## calculator
module calculator #(parameter BCDdigits = 2,parameter cols_count=4,parameter rows_count=4)(
                                                                                          input clk,rst,start,
                                                                                          output [cols_count-1:0] cols,
                                                                                          input [rows_count-1:0] rows,
                                                                                          output reg [7:0] digit1,digit2,digit3,digit4,
                                                                                          output reg sign);
clock: 85.0 ns
lec_check: 0
cap_margin: 20
core_aspect_ratio: 1.74
core_margin: 8
core_utilization: 57
cts_cluster_diameter: 187
cts_cluster_size: 99
gpl_routability_driven: 0
slew_margin: 0
tns_end_percent: 5
run.sh (not shown) runs the stock make flow with config.mk's settings and CLKGATE_MAP_FILE=.
==> next run, changes <==
ABC_AREA = 1   (was not set)
CAP_MARGIN = 15   (was 20)
CORE_ASPECT_RATIO = not set   (was 1.74)
CORE_MARGIN = 2   (was 8)
CORE_UTILIZATION = 40   (was 57)
CTS_CLUSTER_DIAMETER = not set   (was 187)
CTS_CLUSTER_SIZE = not set   (was 99)
GPL_ROUTABILITY_DRIVEN = not set   (was 0)
SLEW_MARGIN = 15   (was 0)
TNS_END_PERCENT = not set   (was 5)
Effect:
- The new run went through all stages and came out clean
- clock-buffer cell count shrinks by 1
- sequential share of layout area went down by 0.58 points
- critical path depth climbs by 54
- wire length falls by roughly a tenth
- cell count rises by a quarter to a third
- final area is higher by roughly a tenth
- non-clock buffer count drops by 190
- synthesized cell count goes up by a quarter to a third
==> next run, changes <==
ABC_AREA = not set   (was 1)
CAP_MARGIN = 20   (was 15)
CORE_ASPECT_RATIO = 0.5   (was not set)
CORE_UTILIZATION = 57   (was 40)
CTS_CLUSTER_DIAMETER = 187   (was not set)
CTS_CLUSTER_SIZE = 99   (was not set)
GPL_ROUTABILITY_DRIVEN = 0   (was not set)
HOLD_SLACK_MARGIN = 0.28   (was not set)
SLEW_MARGIN = 20   (was 15)
TNS_END_PERCENT = 5   (was not set)
After rerunning: Cell count is lower by a quarter to a third; clock-buffer cell count climbs by 1; routed wire length is lower by a few percent; global-route usage grows by 11 points; clock skew stays flat; via count decreases by a few percent.
==> next run, changes <==
CORE_ASPECT_RATIO = 1.74   (was 0.5)
CORE_MARGIN = 8   (was 2)
HOLD_SLACK_MARGIN = 0.27   (was 0.28)
SLEW_MARGIN = 0   (was 20)
The changed run ran to the end with no violations.
Worst setup slack is better by 180 ps.
Synthesized area is unchanged.
Maximum frequency hardly moves.
Worst hold slack is about the same.
Global-route usage rises by 2.5 points.
First-iteration DRC count went down by a quarter to a third.

* * *

calculator again, from the RTL that the note above started with.
clock: 86.0 ns
lec_check: 0
abc_area: 0
cap_margin: 25
cell_pad_in_sites_detail_placement: 1
cell_pad_in_sites_global_placement: 1
core_aspect_ratio: 1.6
core_margin: 2
core_utilization: 40
cts_cluster_diameter: 175
hold_slack_margin: -0.06
max_routing_layer: met4
setup_slack_margin: 5.0
slew_margin: 40
tns_end_percent: 10
The baseline completed with no timing, DRC or antenna violations.
Next try:
- ABC_AREA: 0 -> unset
- CAP_MARGIN: 25 -> 20
- CELL_PAD_IN_SITES_DETAIL_PLACEMENT: 1 -> unset
- CELL_PAD_IN_SITES_GLOBAL_PLACEMENT: 1 -> unset
- CORE_ASPECT_RATIO: 1.6 -> unset
- CTS_CLUSTER_DIAMETER: 175 -> unset
- HOLD_SLACK_MARGIN: -0.06 -> unset
- MAX_ROUTING_LAYER: met4 -> unset
- SETUP_SLACK_MARGIN: 5.0 -> unset
- SLEW_MARGIN: 40 -> 20
- TNS_END_PERCENT: 10 -> unset
- clock period: 86.0 -> 85.0 ns (I/O delays scaled with it)
Outcome: Design area fell by about 7%; final cell count came out lower by about 4%; register-to-register slack got worse by 3100 ps; flip-flop count does not change.

* * *

calculator again, from the RTL that the note above started with.
Settings: LEC_CHECK=0, ABC_AREA=1, CAP_MARGIN=5, CORE_ASPECT_RATIO=0.88, CORE_MARGIN=2, CORE_UTILIZATION=71, CTS_CLUSTER_DIAMETER=260, CTS_CLUSTER_SIZE=17, SLEW_MARGIN=25; clock period 75.0 ns.
Change:
ABC_AREA = default   (was 1)
CAP_MARGIN = 20   (was 5)
CORE_ASPECT_RATIO = default   (was 0.88)
CORE_UTILIZATION = 40   (was 71)
CTS_CLUSTER_DIAMETER = default   (was 260)
CTS_CLUSTER_SIZE = default   (was 17)
SLEW_MARGIN = 20   (was 25)
clock period = 81.7 ns   (was 75.0 ns; I/O delays follow)
Outcome: Worst setup slack is worse by 2.8 ns. Die area climbs by well over a third. Hold slack is better by 0.049 ns. Clock-buffer cell count stays the same. Area after synthesis drops by roughly a tenth. Cell area drops by a few percent. Critical path depth drops by 75. First-iteration DRC count drops by about a fifth. Via count drops by roughly a tenth.
Change:
ABC_AREA = 1   (was default)
CORE_UTILIZATION = 60   (was 40)
clock period = 76.4 ns   (was 81.7 ns; I/O delays follow)
Effect:
- via count increases by 8.1%
- area after synthesis increases by 15%
- hold slack degrades by 0.043 ns
- register-to-register slack improves by 3.4 ns
- sequential share of layout area decreases by 0.34 points
Change:
ABC_AREA = default   (was 1)
CORE_UTILIZATION = 40   (was 60)
GPL_ROUTABILITY_DRIVEN = 0   (was default)
clock period = 52.6 ns   (was 76.4 ns; I/O delays follow)
The new run produced a layout that fails on setup timing.
Final area climbs by 34%.
Final cell count climbs by 12%.
Critical path depth drops by 30.
Non-clock buffer count climbs by 2195.
Setup slack loses 28 ns.
Core utilization climbs by 2.0 points.
Change:
CORE_UTILIZATION = 58   (was 40)
GPL_ROUTABILITY_DRIVEN = default   (was 0)
clock period = 68.8 ns   (was 52.6 ns; I/O delays follow)
Outcome:
- The new run completed and failed the layout checks on setup timing
- non-clock buffer count came out lower by 401
- routed wire length came out higher by about a fifth
- synthesized cell count stays the same
- clock-buffer cell count came out lower by 1
- die size came out lower by a quarter to a third
- worst hold slack is about the same
- cell count came out lower by a little under a tenth
Change:
CORE_UTILIZATION = 65   (was 58)
HOLD_SLACK_MARGIN = -0.1   (was default)
clock period = 72.9 ns   (was 68.8 ns; I/O delays follow)
The new run finished with setup timing left.
Count of clock-buffer cells in the layout does not change.
Flip-flop count stays the same.
Wire length falls by 26%.

* * *

calculator again, from the RTL that the note above started with.
## calculator
module calculator #(parameter BCDdigits = 2,parameter cols_count=4,parameter rows_count=4)(
                                                                                          input clk,rst,start,
                                                                                          output [cols_count-1:0] cols,
                                                                                          input [rows_count-1:0] rows,
                                                                                          output reg [7:0] digit1,digit2,digit3,digit4,
                                                                                          output reg sign);
Settings: LEC_CHECK=0, ABC_AREA=1, CAP_MARGIN=0, CORE_MARGIN=2, CORE_UTILIZATION=72, CTS_CLUSTER_DIAMETER=147, CTS_CLUSTER_SIZE=99, PLACE_DENSITY=0.43, SETUP_SLACK_MARGIN=-2.0, SLEW_MARGIN=20, TNS_END_PERCENT=20; clock period 45.4 ns.
The first run did not get past detailed placement (3_5_place_dp), error DPL-0033.
Edit:
Settings changed: ABC_AREA 1 to default, CAP_MARGIN 0 to 20, CORE_UTILIZATION 72 to 35, CTS_CLUSTER_DIAMETER 147 to default, CTS_CLUSTER_SIZE 99 to default, PLACE_DENSITY 0.43 to default, SETUP_SLACK_MARGIN -2.0 to default, TNS_END_PERCENT 20 to default.
Clock period 45.4 ns to 81.7 ns, I/O delays scaled along.
With this change the flow completed with no timing, DRC or antenna violations.
Area after synthesis decreases by about 13%.
Die size increases by about 80%.
Synthesized cell count falls by 24%.
Edit:
Settings changed: CORE_UTILIZATION 35 to 30.
Clock period 81.7 ns to 115.0 ns, I/O delays scaled along.
=>
- final cell count increases by 0.47%
- synthesized cell count is unchanged
- utilization is lower by 8.1 points
- worst setup slack improves by 16 ns
- non-clock buffer count goes down by 213
- synthesized area is unchanged

* * *

calculator again, from the RTL that the note above started with.
Design calculator, start of the top module:
module calculator #(parameter BCDdigits = 2,parameter cols_count=4,parameter rows_count=4)(
                                                                                          input clk,rst,start,
                                                                                          output [cols_count-1:0] cols,
                                                                                          input [rows_count-1:0] rows,
                                                                                          output reg [7:0] digit1,digit2,digit3,digit4,
                                                                                          output reg sign);
export LEC_CHECK = 0
export ABC_AREA = 1
export CAP_MARGIN = 20
export CORE_MARGIN = 2
export CORE_UTILIZATION = 68
export CTS_CLUSTER_DIAMETER = 147
export CTS_CLUSTER_SIZE = 99
export PLACE_DENSITY = 0.43
export SLEW_MARGIN = 20
export TNS_END_PERCENT = 20
create_clock -name core_clock -period 56.9 [get_ports {clk}]
The starting point completed and failed the layout checks on setup timing.
Rerun with:
Settings changed: ABC_AREA 1 to default, CORE_UTILIZATION 68 to 12, CTS_CLUSTER_DIAMETER 147 to default, CTS_CLUSTER_SIZE 99 to default, PLACE_DENSITY 0.43 to default, TNS_END_PERCENT 20 to default.
Clock period 56.9 ns to 116.0 ns, I/O delays scaled along.
=> With this change the flow went through all stages and came out clean. Fmax shrinks by 40%. Worst hold slack is better by 40 ps. Cell area shrinks by 18%. Cell count grows by 14%. Register-to-register slack is better by 21000 ps. Synthesized cell count shrinks by 24%. Routed wire length shrinks by 22%. First-iteration DRC count shrinks by 44%. Sequential share of layout area grows by 1.2 points. Count of clock-buffer cells in the layout shrinks by 2.
Rerun with:
Settings changed: CORE_UTILIZATION 12 to 40.
Clock period 116.0 ns to 48.7 ns, I/O delays scaled along.
Outcome:
- The new run ran to the end with violations: setup timing
- setup slack gets worse by 45000 ps
- final area is higher by 39%
- first-iteration DRC count went up by 43%
- synthesized area stays the same
- global-route usage increases by 21 points
- wire length goes up by 28%
- flip-flop count stays the same
- count of clock-buffer cells in the layout stays the same
- non-clock buffer count went up by 2231
- sequential share of layout area came out lower by 1.8 points

* * *

## v18
calculator again, from the RTL that the note above started with.
## calculator
module calculator #(parameter BCDdigits = 2,parameter cols_count=4,parameter rows_count=4)(
                                                                                          input clk,rst,start,
                                                                                          output [cols_count-1:0] cols,
                                                                                          input [rows_count-1:0] rows,
                                                                                          output reg [7:0] digit1,digit2,digit3,digit4,
                                                                                          output reg sign);
make LEC_CHECK=0 ABC_AREA=0 CAP_MARGIN=0 CORE_ASPECT_RATIO=1.14 CORE_MARGIN=7 CORE_UTILIZATION=50 CTS_CLUSTER_DIAMETER=163 CTS_CLUSTER_SIZE=100 GPL_ROUTABILITY_DRIVEN=0 SLEW_MARGIN=25 TNS_END_PERCENT=10 finish   # period 140.0 ns
v18 ended with every stage complete and zero timing, DRC or antenna violations.
The following lists how v56 was set up differently from v18:
- CORE_MARGIN changed from 7 to 2
- CTS_CLUSTER_DIAMETER changed from 163 to 396
- CAP_MARGIN changed from 0 to 35
- SLEW_MARGIN changed from 25 to 10
- CORE_UTILIZATION changed from 50 to 57
- TNS_END_PERCENT removed (was 10)
- GPL_ROUTABILITY_DRIVEN removed (was 0)
Results
- Every stage of the flow completed for v18, and the final layout passed the timing, design-rule and antenna checks.
- v56 finished all stages; the layout is clean.
- For the via count of the first global-routing pass, v56 came in about 0.4% lower than v18 did.
- The stage delay of the slowest cell on the critical path on v56 is in line with that on v18.
- First-pass GRT wire length, v56 and v18, higher one = v18.
- [compare] base=v18 new=v56: number of cells in the finished layout apart from fillers saw a decrease, global-route met3 utilization grew by 0.76 points.
#### Input delta (v44 over v56)
- CTS_CLUSTER_DIAMETER: 396 -> 167
- SLEW_MARGIN: 10 -> 25
- CORE_UTILIZATION: 57 -> 30
Notes after the runs:
Met3 capacity usage during global routing: v44 vs v56 down 2.7 points
v44 ends up with higher logic depth of the worst register-to-register path than v56 does.
v44 does better than v56 on setup slack.
Diff v56 -> v44: post-layout instance area rose 2.3%, via count fell 619.
Modified inputs, v23 compared to v44
- HOLD_SLACK_MARGIN newly set to 0.21
- CELL_PAD_IN_SITES_GLOBAL_PLACEMENT newly set to 1
- GPL_ROUTABILITY_DRIVEN newly set to 1
- CTS_CLUSTER_DIAMETER changed from 167 to 292
- CTS_CLUSTER_SIZE changed from 100 to 63
- CORE_UTILIZATION changed from 30 to 36
Notes after the runs:
- v23 finished every step from synthesis to the final layout, and the layout passed the timing, design-rule and antenna checks.
- On number of DRC violations after detailed-routing iteration 0, the lower figure sits with v23, not v44.
- The worst path buffer plus inverter count in v23 was lower than what v44 gave.
- [compare] base=v44 new=v23: post-layout net count level, worst slack after detailed placement went down by 1150 ps, final cycle utilization of the critical path went up 0.74 points, worst setup margin fell 1040 ps, sequential share of layout area stayed essentially flat.
- Per the comparison of v23 with v44, routed wire length went up; multi-input gate share of total cell area now larger.
- v23: worst hold slack after final layout higher than v44
The following lists how v31 was set up differently from v23:
- CELL_PAD_IN_SITES_GLOBAL_PLACEMENT removed (was 1)
- GPL_ROUTABILITY_DRIVEN removed (was 1)
- CTS_CLUSTER_SIZE changed from 63 to 99
- CORE_UTILIZATION changed from 36 to 50
- CTS_CLUSTER_DIAMETER changed from 292 to 156
- TNS_END_PERCENT newly set to 20
- HOLD_SLACK_MARGIN removed (was 0.21)
==> comparison <==
Between v23 and v31, the fraction of area in clock buffers and inverters does not differ in any meaningful way. Relative to v23, row count decreased by about 15% in v31. | endpoint arrival time on the critical path | lower: v31 |. Number of non-clock buffers in the layout (v31 vs. v23) decreases by a few percent. Per the comparison of v31 with v23, routed wire length has decreased; sequential share of layout area has remained practically unchanged; final hold slack has decreased.

* * *

Starting RTL as in the previous note.
Settings: LEC_CHECK=0, ABC_AREA=0, CAP_MARGIN=20, CORE_MARGIN=2, CORE_UTILIZATION=72, CTS_CLUSTER_DIAMETER=244, CTS_CLUSTER_SIZE=98, PLACE_DENSITY=0.39, SLEW_MARGIN=20; clock period 58.4 ns.
The first run did not get past 3_5_place_dp (DPL-0038).
Then changed:
--- a/flow/config.mk
+++ b/flow/config.mk
@@ -8 +8 @@
-export ABC_AREA = 0
+export ABC_AREA = 1
@@ -11,2 +11 @@
-export CORE_UTILIZATION = 72
-export CTS_CLUSTER_DIAMETER = 244
+export CORE_UTILIZATION = 69
Effect: Now the flow went through all stages and came out clean; die size went up by about a fifth; area after synthesis rises by about a fifth; synthesized cell count goes up by a quarter to a third.
Then changed:
--- a/flow/config.mk
+++ b/flow/config.mk
@@ -11,0 +12 @@
+export CTS_CLUSTER_DIAMETER = 399
@@ -14,0 +16 @@
+export TNS_END_PERCENT = 40
==> flow/constraint.sdc (replaced) <==
create_clock -name core_clock -period 45.4 [get_ports {clk}]
set_input_delay 9.0800 -clock core_clock [delete_from_list [all_inputs] [get_ports {clk}]]
set_output_delay 9.0800 -clock core_clock [all_outputs]
set_load 0.01 [all_outputs]
With this change the flow failed in 4_1_cts.
Area after synthesis stays the same.
Synthesized cell count is unchanged.
Die size is unchanged.
Then changed:
--- a/flow/config.mk
+++ b/flow/config.mk
@@ -8 +8 @@
-export ABC_AREA = 1
+export ABC_AREA = 0
@@ -11,4 +11,5 @@
-export CORE_UTILIZATION = 69
-export CTS_CLUSTER_DIAMETER = 399
-export CTS_CLUSTER_SIZE = 98
-export PLACE_DENSITY = 0.39
+export CORE_UTILIZATION = 72
+export CTS_CLUSTER_DIAMETER = 147
+export CTS_CLUSTER_SIZE = 99
+export PLACE_DENSITY = 0.43
+export SETUP_SLACK_MARGIN = -2.0
@@ -16 +17 @@
-export TNS_END_PERCENT = 40
+export TNS_END_PERCENT = 20
With this change the flow ended with an error in 3_5_place_dp; synthesized cell count is lower by 24%; die size came out lower by 16%; area after synthesis drops by 13%.
Then changed:
--- a/flow/config.mk
+++ b/flow/config.mk
@@ -8 +8 @@
-export ABC_AREA = 0
+export ABC_AREA = 1
@@ -12,4 +12,2 @@
-export CTS_CLUSTER_DIAMETER = 147
-export CTS_CLUSTER_SIZE = 99
-export PLACE_DENSITY = 0.43
-export SETUP_SLACK_MARGIN = -2.0
+export CTS_CLUSTER_SIZE = 95
+export PLACE_DENSITY = 0.42
@@ -17 +14,0 @@
-export TNS_END_PERCENT = 20
==> flow/constraint.sdc (replaced) <==
create_clock -name core_clock -period 76.4 [get_ports {clk}]
set_input_delay 15.2800 -clock core_clock [delete_from_list [all_inputs] [get_ports {clk}]]
set_output_delay 15.2800 -clock core_clock [all_outputs]
set_load 0.01 [all_outputs]
Outcome: The new run ran to the end with no violations; area after synthesis grows by 15%; die area grows by 15%; synthesized cell count grows by 31%.
